Setup of job 1149:
## cpu_v
module  cpu_v(wire_clock, wire_reset, bus_RAM_DATA_IN,bus_RAM_DATA_OUT,bus_RAM_ADDRESS,wire_RW, bus_keyboard, videoflag, bus_vga_pos, bus_vga_char,data_debug, led);
Settings: LEC_CHECK=0, CAP_MARGIN=20, CORE_MARGIN=2, CORE_UTILIZATION=40, SLEW_MARGIN=20; clock period 31.1 ns.
run.sh (not shown) runs the stock make flow with config.mk's settings and CLKGATE_MAP_FILE=.
Job 1149 finished all stages; the layout is clean.
diff inputs: job 1149 => job 834
Settings: PLACE_DENSITY_LB_ADDON now 0.25, previously not set; CAP_MARGIN now 30, was 20; CORE_UTILIZATION now 72, was 40; SETUP_SLACK_MARGIN now -0.77, previously not set; HOLD_SLACK_MARGIN now -0.1, previously not set; SLEW_MARGIN now 30, was 20; ABC_AREA now 1, previously not set; CTS_CLUSTER_SIZE now 13, previously not set; CTS_CLUSTER_DIAMETER now 396, previously not set; the clock period (ns, I/O delays scaled along) now 14.8, was 31.1.
Results
- In the summary table, job 834 is marked failed, with error GRT-0232 raised in global routing (5_1_grt).
- Job 834 ends up with a effective utilization at floorplan that is 32 points higher than in job 1149.
- Summary of job 834 over job 1149: die span in x -about 25%, area fraction in compound gates went down by 0.50 points.
- For the chip area from the yosys synthesis statistics, job 834 came in 750 um2 higher than job 1149 did.
- [compare] base=job 1149 new=job 834: number of sinks handled by clock tree synthesis saw little to no change; synthesized cell count grew by about 23%.
#### Input delta (job 6674 over job 834)
Settings: a change of SLEW_MARGIN from 30 to 20; a deleted CTS_CLUSTER_SIZE that had been 13; a change of CORE_UTILIZATION from 72 to 60; a change of CAP_MARGIN from 30 to 20; a deleted SETUP_SLACK_MARGIN that had been -0.77; a deleted CTS_CLUSTER_DIAMETER that had been 396; a deleted HOLD_SLACK_MARGIN that had been -0.1; a deleted PLACE_DENSITY_LB_ADDON that had been 0.25; a deleted ABC_AREA that had been 1; a change of the clock period (ns, I/O delays scaled along) from 14.8 to 31.1.
## What came out
Job 6674 | stages: all done | timing, DRC, antenna: all pass. The die of job 6674 is larger than the one used in job 834. Summary of job 6674 over job 834: instance area after placement dropped 11%, die boundary width went up. Against job 834, job 6674 reports a mean post-synth cell area that is higher.
diff inputs: job 6674 => job 8041
Settings: changing CORE_UTILIZATION from 60 to 72; changing the clock period (ns, I/O delays scaled along) from 31.1 to 5.91.
[summary]
- Job 8041: aborted in global routing (5_1_grt) (tool error)
- Job 8041 ends up with higher HPWL after detailed placement than job 6674 does.
- On starting density of the core: between job 6674 and job 8041, it ends up higher for job 8041.
- Row count, job 8041 vs job 6674: down by a little under 10%
- Job 6674 has a lower total of cells resized after clock tree synthesis than job 8041.
- Taking job 6674 as 1.0, job 8041 lands at 1.12 on cell area reported after detailed placement.
- [compare] base=job 6674 new=job 8041: number of cells in Yosys stat has remained practically unchanged, placed cell count has increased, weighted congestion at the end of routability-driven global placement has increased.
- Delta (job 8041 minus job 6674): synthesized chip area reported by yosys stayed essentially flat, number of setup buffers added after CTS rose 86, die area fell 16%.
### job 8041 -> job 145
Settings: CORE_UTILIZATION: 72 -> 57; CTS_CLUSTER_DIAMETER: unset -> 100; the clock period (ns, I/O delays scaled along): 5.91 -> 33.1.
Findings:
- Note that the placed wire-length estimate after detailed placement recorded for job 145 amounts to 0.885 times the value seen in job 8041.
- Job 145 completed every stage of the flow, and the final layout passed the timing, DRC and antenna checks.
- Summary of job 145 over job 8041: final weighted congestion of routability-driven global placement went down by about 15%; overall die height went up by 12%.
- Compared with job 8041, job 145 shows a higher number of placement rows.
For job 1720, these inputs were changed with respect to job 145:
Settings: an added CTS_CLUSTER_SIZE of 34; an added MAX_ROUTING_LAYER of met4; a deleted CTS_CLUSTER_DIAMETER that had been 100; a change of CORE_UTILIZATION from 57 to 68; an added SETUP_SLACK_MARGIN of 4.88; a change of the clock period (ns, I/O delays scaled along) from 33.1 to 25.9.
--- outcome ---
Job 1720 consumes more power than job 145 does.
Taking job 145 as the reference, in job 1720 final instance area went up by 11%; post-placement setup slack went down by 2.14 ns; ratio of total power to cell area went up by about 20%; clock network power share went down by 0.5 points; power drawn by the combinational cells went up by 38%.
Against job 145 as the reference, job 1720 delivers a higher critical path depth.
NOTE non-clock buffer total of the final layout job 145->job 1720 increased by more than 100%
The max-slew violation count number comes out higher for job 1720 vs job 145.
Relative to job 145, routed wire length increased by 35 mm in job 1720.
Job 145 completed; timing, DRC and antenna clean
Job 1720: all stages done; final checks FAILED (capacitance limit, slew limit, setup timing).


cpu_v again, from the RTL that the note above started with.
export LEC_CHECK = 0
export ABC_AREA = 1
export CAP_MARGIN = 20
export CORE_MARGIN = 2
export CORE_UTILIZATION = 72
export CTS_CLUSTER_DIAMETER = 234
export MAX_ROUTING_LAYER = met4
export SETUP_SLACK_MARGIN = 3.89
export SLEW_MARGIN = 20
create_clock -name core_clock -period 26.7 [get_ports {wire_clock}]
The first run ended with an error in global routing.
Edit:
SETUP_SLACK_MARGIN = unset   (was 3.89)
clock period = 21.8 ns   (was 26.7 ns; I/O delays follow)
Result:
- The changed run did not get past global routing on GRT-0232
- die area is unchanged
- synthesized cell count is unchanged
- synthesized area stays the same
Edit:
ABC_AREA = unset   (was 1)
CTS_CLUSTER_DIAMETER = unset   (was 234)
CTS_CLUSTER_SIZE = 35   (was unset)
MAX_ROUTING_LAYER = unset   (was met4)
PLACE_DENSITY_LB_ADDON = 0.25   (was unset)
SETUP_SLACK_MARGIN = 4.63   (was unset)
clock period = 15.9 ns   (was 21.8 ns; I/O delays follow)
Result:
- The changed run never finished: it broke off in global routing
- die size fell by 1.7%
- synthesized area fell by about 1.7%
- synthesized cell count fell by 19%
Edit:
ABC_AREA = 1   (was unset)
CTS_CLUSTER_DIAMETER = 326   (was unset)
CTS_CLUSTER_SIZE = 97   (was 35)
PLACE_DENSITY = 0.4   (was unset)
PLACE_DENSITY_LB_ADDON = unset   (was 0.25)
SETUP_SLACK_MARGIN = unset   (was 4.63)
TNS_END_PERCENT = 10   (was unset)
clock period = 17.3 ns   (was 15.9 ns; I/O delays follow)
Effect: The new run died in global routing (GRT-0232); die size goes up by 1.7%; area after synthesis goes up by 1.7%; synthesized cell count goes up by about 23%.


nickel:
cpu_v again, from the RTL that the note above started with.
clock: 5.28 ns
lec_check: 0
cap_margin: 20
core_margin: 2
core_utilization: 72
cts_cluster_diameter: 400
cts_cluster_size: 10
place_density: 0.37
setup_slack_margin: 1.56
slew_margin: 20
nickel is listed as incomplete: the tool reported an error in global routing (5_1_grt) and the run ended there.
For amber, these inputs were changed with respect to nickel:
- SETUP_SLACK_MARGIN: 1.56 -> unset
- CTS_CLUSTER_SIZE: 10 -> unset
- PLACE_DENSITY: 0.37 -> unset
- ABC_AREA: unset -> 1
- CORE_UTILIZATION: 72 -> 70
- CTS_CLUSTER_DIAMETER: 400 -> 232
- MAX_ROUTING_LAYER: unset -> met4
- the clock period (ns, I/O delays scaled along): 5.28 -> 22.3
==> comparison <==
No final results exist for amber, since it was stopped by error GRT-0232 during global routing (5_1_grt). Diff nickel..amber | count of flip-flops with a built-in enable after synthesis | unchanged. Number of distinct library cells after synthesis (lower): amber. Delta (amber minus nickel): area after synthesis saw an increase, post-place setup slack saw an increase, mux cell area share after synthesis saw a decrease, post-synthesis share of cell area spent on xor and xnor gates saw little to no change. Looking at Yosys chip area, amber sits 1.7% higher than nickel does. Compared to nickel, amber has mean area per synthesized cell about 18% lower. In amber, the core area came out 0.0027 mm^2 above the value in nickel.
Relative to amber, the following input files were edited for xenon:
- putting SETUP_SLACK_MARGIN at -0.77 where nothing was set
- clearing MAX_ROUTING_LAYER, which used to be met4
- swapping 70 for 72 in CORE_UTILIZATION
- swapping 232 for 396 in CTS_CLUSTER_DIAMETER
- putting CTS_CLUSTER_SIZE at 13 where nothing was set
- putting PLACE_DENSITY_LB_ADDON at 0.25 where nothing was set
- swapping 20 for 30 in CAP_MARGIN
- swapping 22.3 for 14.8 in the clock period (ns, I/O delays scaled along)
Results
No final results exist for xenon, since it was stopped by error GRT-0232 during global routing (5_1_grt).
amber is listed as incomplete: the tool reported an error in global routing (5_1_grt) and the run ended there.
The number of gates given a new drive strength after cts in xenon is 0.79 times that in amber.
[compare] base=amber new=xenon: post-CTS setup buffer count increased by 33% relative to the old numbers; final weighted congestion in routability-driven placement climbed 1.5%; height of the chip went down by about 1.4%.
Inputs modified between xenon and umber:
- SLEW_MARGIN: 20 -> 0
- HOLD_SLACK_MARGIN: unset -> -0.09
- SETUP_SLACK_MARGIN: -0.77 -> 3.72
xenon never completed; the flow aborted with a tool error in global routing (5_1_grt).
umber: it failed during global routing (5_1_grt), and the tool reported GRT-0232.
Diff umber..xenon | number of flops mapped to enable cells by yosys | unchanged
Comparing umber against xenon, there is no change at all in post-synthesis xor/xnor area fraction.
Comparing xenon with umber, the AND-OR/OR-AND share of the synthesized area came out essentially unchanged.
Reported for umber and xenon, die area turned out identical to the last digit.
Against xenon, worst slack at placement in umber came out better.
Going from xenon to umber, post-CTS setup buffer count grows by about 23%.
Power figures rest on the tool's default switching activity, not on a simulated workload.
